## build 68
==> flow/design.v (excerpt) <==
module CPU(result,pc_value,r0_value,rf_we,instr,rst, clk);
input clk;
input rst;
input [15:0] instr;
output [15:0] result;
output [15:0] pc_value;
output [15:0] r0_value;
output rf_we;
wire [15:0] r0;
wire [15:0]out_ireg;
wire [3:0]out_idec_to_addrRdest;
wire [3:0]out_idec_to_addrRsrc;
wire [2:0]out_idec_to_alu_select;
wire [3:0]out_immHigh_idec;
wire out_wr_en_idec;
wire out_arith_mux_select0_idec;
wire out_arith_mux_select1_idec;
wire [15:0]out_arith_mux_to_alu_input;
wire [15:0] out_rfRsrc_to_arith_mux;
wire [15:0] out_imm_sign_extended_to_arith_mux;
wire [15:0] out_imm_zero_extended_to_arith_mux;
wire [15:0]out_rfRdest_to_alu;
wire [15:0] out_alu_to_mux;
wire C,V,N,Z;
wire [15:0] out_muxload;
wire select_mux_load;
wire select_mux_mov;
wire [15:0] out_left_shifted_to_muxload_in;
wire [15:0] out_ram_to_muxload_in;
wire ram_en;
wire [15:0]out_pc;
assign pc_value = out_pc;
assign r0_value = r0;
assign rf_we = out_wr_en_idec;
wire [2:0]select_mux_which_load;
wire [15:0] out_mov_mux;
wire [15:0] out_mux_to_rf;
assign result = out_mux_to_rf;
wire [15:0] out_shifter_to_select_mux_which_load;
wire [15:0] out_mux_to_shifter_in;
wire select_which_to_shift;
wire branch;
wire jump;
wire [15:0] bj_value;
wire select_br_or_jump;
wire [15:0] out_psr;
wire [15:0]input_psr;
assign input_psr[0] = C;
assign input_psr[1] = V;
assign input_psr[2] = N;
assign input_psr[3] = Z;
assign input_psr[15:4] = 12'b0;
inde dec(ram_en, select_br_or_jump, branch, jump, select_which_to_shift, select_mux_mov, select_mux_load,select_mux_which_load,out_immHigh_idec,out_idec_to_addrRdest, out_idec_to_addrRsrc, out_idec_to_alu_select, out_wr_en_idec,out_arith_mux_select1_idec, out_arith_mux_select0_idec, out_ireg, out_psr[3:0]);
reg16 inst_reg(rst, clk, instr, out_ireg);
reg16 psr(rst, clk, input_psr, out_psr);
multiplexer_4_1 arith_mux(out_arith_mux_to_alu_input, out_rfRsrc_to_arith_mux, out_imm_sign_extended_to_arith_mux, out_imm_zero_extended_to_arith_mux, 16'b0, out_arith_mux_select1_idec, out_arith_mux_select0_idec);
Sign_Ex_Test sign_extended(out_idec_to_addrRsrc, out_immHigh_idec, out_imm_sign_extended_to_arith_mux, out_left_shifted_to_muxload_in, out_imm_zero_extended_to_arith_mux);
ALU alu(out_alu_to_mux,C,V,N,Z,out_rfRdest_to_alu,out_arith_mux_to_alu_input,out_idec_to_alu_select);
  ...
Settings: LEC_CHECK=0, ABC_AREA=0, CAP_MARGIN=5, CELL_PAD_IN_SITES_DETAIL_PLACEMENT=0, CELL_PAD_IN_SITES_GLOBAL_PLACEMENT=3, CORE_ASPECT_RATIO=0.5, CORE_MARGIN=7, CORE_UTILIZATION=23, CTS_CLUSTER_DIAMETER=58, CTS_CLUSTER_SIZE=23, GPL_ROUTABILITY_DRIVEN=1, GPL_TIMING_DRIVEN=0, HOLD_SLACK_MARGIN=0.01, MAX_ROUTING_LAYER=met4, PLACE_DENSITY=0.86, SLEW_MARGIN=40, TNS_END_PERCENT=80; clock period 5.57 ns.
run.sh (not shown) runs the stock make flow with config.mk's settings and CLKGATE_MAP_FILE=.
Build 68 ran in full, but the layout does not pass; the checks complain about negative setup slack.
Modified inputs, build 9 compared to build 68
Settings: swapping 0 for 2 in CELL_PAD_IN_SITES_DETAIL_PLACEMENT; swapping 1 for 0 in GPL_ROUTABILITY_DRIVEN; swapping 5.57 for 15.2 in the clock period (ns, I/O delays scaled along).
[summary]
- Build 9 closes out successfully: all stages finished, all timing, DRC and antenna checks passed.
- The final report for build 68 shows a completed flow and a layout that fails verification, specifically negative setup slack.
- Build 9 vs. build 68: via density per instance rose by 5.4%; final wirelength fell by 5.7%; total power fell by 13000 uW.
> inputs changed (build 9 -> build 50)
Settings: removing CELL_PAD_IN_SITES_GLOBAL_PLACEMENT (formerly 3); setting MIN_ROUTING_LAYER to met1 for the first time; changing CORE_ASPECT_RATIO from 0.5 to 1.56; removing CTS_CLUSTER_SIZE (formerly 23); changing CORE_UTILIZATION from 23 to 49; setting SETUP_SLACK_MARGIN to 1.96 for the first time; removing MAX_ROUTING_LAYER (formerly met4); changing CELL_PAD_IN_SITES_DETAIL_PLACEMENT from 2 to 1; changing SLEW_MARGIN from 40 to 20; changing PLACE_DENSITY from 0.86 to 0.54; changing CAP_MARGIN from 5 to 30; removing GPL_TIMING_DRIVEN (formerly 0); removing HOLD_SLACK_MARGIN (formerly 0.01); removing CTS_CLUSTER_DIAMETER (formerly 58); removing GPL_ROUTABILITY_DRIVEN (formerly 0); changing CORE_MARGIN from 7 to 2; changing TNS_END_PERCENT from 80 to 25; removing ABC_AREA (formerly 0); changing the clock period (ns, I/O delays scaled along) from 15.2 to 6.84.
==> comparison <==
- Delta (build 50 minus build 9): area of the core region went down by 53%; worst setup slack went down by 3.41 ns; total routed wirelength went up by 6.4%.
- Hold slack: build 50 vs build 9 down 0.0062 ns
- Build 50: flow complete, layout not clean; failing: negative setup slack
Setup changes, build 50 to build 78
Settings: a change of CORE_UTILIZATION from 49 to 23; an added CTS_CLUSTER_DIAMETER of 91; an added ABC_AREA of 0; an added GPL_TIMING_DRIVEN of 0; a change of SLEW_MARGIN from 20 to 40; a deleted MIN_ROUTING_LAYER that had been met1; an added HOLD_SLACK_MARGIN of 0.01; an added CELL_PAD_IN_SITES_GLOBAL_PLACEMENT of 2; an added GPL_ROUTABILITY_DRIVEN of 1; a change of CORE_MARGIN from 2 to 7; a change of SETUP_SLACK_MARGIN from 1.96 to -0.94; a change of TNS_END_PERCENT from 25 to 80; a change of CORE_ASPECT_RATIO from 1.56 to 0.5; a change of CELL_PAD_IN_SITES_DETAIL_PLACEMENT from 1 to 2; a change of CAP_MARGIN from 30 to 5; a change of PLACE_DENSITY from 0.54 to 0.86; a change of the clock period (ns, I/O delays scaled along) from 6.84 to 15.2.
## What came out
Of build 50 and build 78, only build 78 finishes the flow clean. The final report for build 50 shows a completed flow and a layout that fails verification, specifically negative setup slack. Diff build 50 -> build 78: proportion of final cell area spent on non-clock buffers moved down, number of antenna cells inserted moved up, fraction of area in registers moved up.
diff inputs: build 78 => build 40
Settings: CORE_ASPECT_RATIO no longer set, was 0.5; SLEW_MARGIN now 0, was 40; SETUP_SLACK_MARGIN now -0.67, was -0.94; HOLD_SLACK_MARGIN now 0.25, was 0.01; GPL_TIMING_DRIVEN no longer set, was 0; CTS_CLUSTER_DIAMETER now 28, was 91; GPL_ROUTABILITY_DRIVEN no longer set, was 1; CTS_CLUSTER_SIZE now 57, previously not set; CELL_PAD_IN_SITES_GLOBAL_PLACEMENT no longer set, was 2; CAP_MARGIN now 20, was 5; CELL_PAD_IN_SITES_DETAIL_PLACEMENT no longer set, was 2; CORE_MARGIN now 2, was 7; TNS_END_PERCENT now 5, was 80; PLACE_DENSITY no longer set, was 0.86; ABC_AREA no longer set, was 0; CORE_UTILIZATION now 56, was 23; the clock period (ns, I/O delays scaled along) now 7.16, was 15.2.
## What came out
- Sort build 78 and build 40 by worst path setup slack after routing asc -> top: build 40
- The layout from build 40, despite a flow that completed every stage, fails the layout checks, with the failing checks listed as negative setup slack.
- Build 40 against build 78: endpoint required time on the critical path has decreased, final-stage net count climbed 132, share of final layout cell area taken by clock buffers and inverters picked up an extra 5.2 points, final area picked up an extra 4.6%, area added between synthesis and finish increased 5.5 points.
- Status: worst-skew pair later-pin latency parity (build 40, build 78)
Here is what was changed in the inputs of build 21 compared with build 40.
Settings: HOLD_SLACK_MARGIN: 0.25 -> unset; SLEW_MARGIN: 0 -> 20; CORE_MARGIN: 2 -> 7; CORE_ASPECT_RATIO: unset -> 1.63; MIN_ROUTING_LAYER: unset -> met2; CORE_UTILIZATION: 56 -> 38; TNS_END_PERCENT: 5 -> unset; CTS_CLUSTER_DIAMETER: 28 -> unset; SETUP_SLACK_MARGIN: -0.67 -> 0.03; CTS_CLUSTER_SIZE: 57 -> unset; the clock period (ns, I/O delays scaled along): 7.16 -> 6.32.
## What came out
Ran to the end and failed final checks on negative setup slack: build 21. From build 40 to build 21 the numbers moved as follows: total routed wirelength has increased; final antenna-violating net count has remained practically unchanged; vertical die dimension has increased; layout buffer count excluding clock buffers has increased; detail-routed via count per cell has increased. After synthesis and placement, the instance count of build 21 is above that of build 40. Cmp build 21 vs build 40: combinational share of power higher in build 21. Sort build 21 and build 40 by relative contribution of sequential cells to total power desc -> top: build 21. Build 21: total die size is about 60% higher than what build 40 reported.

* * *

CPU again, from the RTL that the note above started with.
clock: 5.22 ns
lec_check: 0
abc_area: 0
cap_margin: 5
cell_pad_in_sites_detail_placement: 0
cell_pad_in_sites_global_placement: 0
core_aspect_ratio: 1.19
core_margin: 2
core_utilization: 61
cts_cluster_diameter: 378
cts_cluster_size: 48
gpl_routability_driven: 1
hold_slack_margin: 0.01
max_routing_layer: met4
place_density_lb_addon: 0.01
setup_slack_margin: 1.52
slew_margin: 40
tns_end_percent: 35
The first run did not get past 5_1_grt, error GRT-0116.
Change:
ABC_AREA = 1   (was 0)
CAP_MARGIN = 0   (was 5)
CELL_PAD_IN_SITES_DETAIL_PLACEMENT = default   (was 0)
CELL_PAD_IN_SITES_GLOBAL_PLACEMENT = default   (was 0)
CORE_ASPECT_RATIO = 1.63   (was 1.19)
CORE_MARGIN = 7   (was 2)
CORE_UTILIZATION = 38   (was 61)
CTS_CLUSTER_DIAMETER = default   (was 378)
CTS_CLUSTER_SIZE = default   (was 48)
GPL_ROUTABILITY_DRIVEN = default   (was 1)
HOLD_SLACK_MARGIN = default   (was 0.01)
MAX_ROUTING_LAYER = default   (was met4)
MIN_ROUTING_LAYER = met2   (was default)
PLACE_DENSITY_LB_ADDON = default   (was 0.01)
SETUP_SLACK_MARGIN = 0.03   (was 1.52)
SLEW_MARGIN = 20   (was 40)
TNS_END_PERCENT = default   (was 35)
clock period = 6.32 ns   (was 5.22 ns; I/O delays follow)
Outcome: Now the flow finished but failed the layout checks on negative setup slack; die area went up by well over a third; synthesized cell count climbs by about a fifth; synthesized area is lower by a few percent.
Power figures rest on the tool's default switching activity, not on a simulated workload.
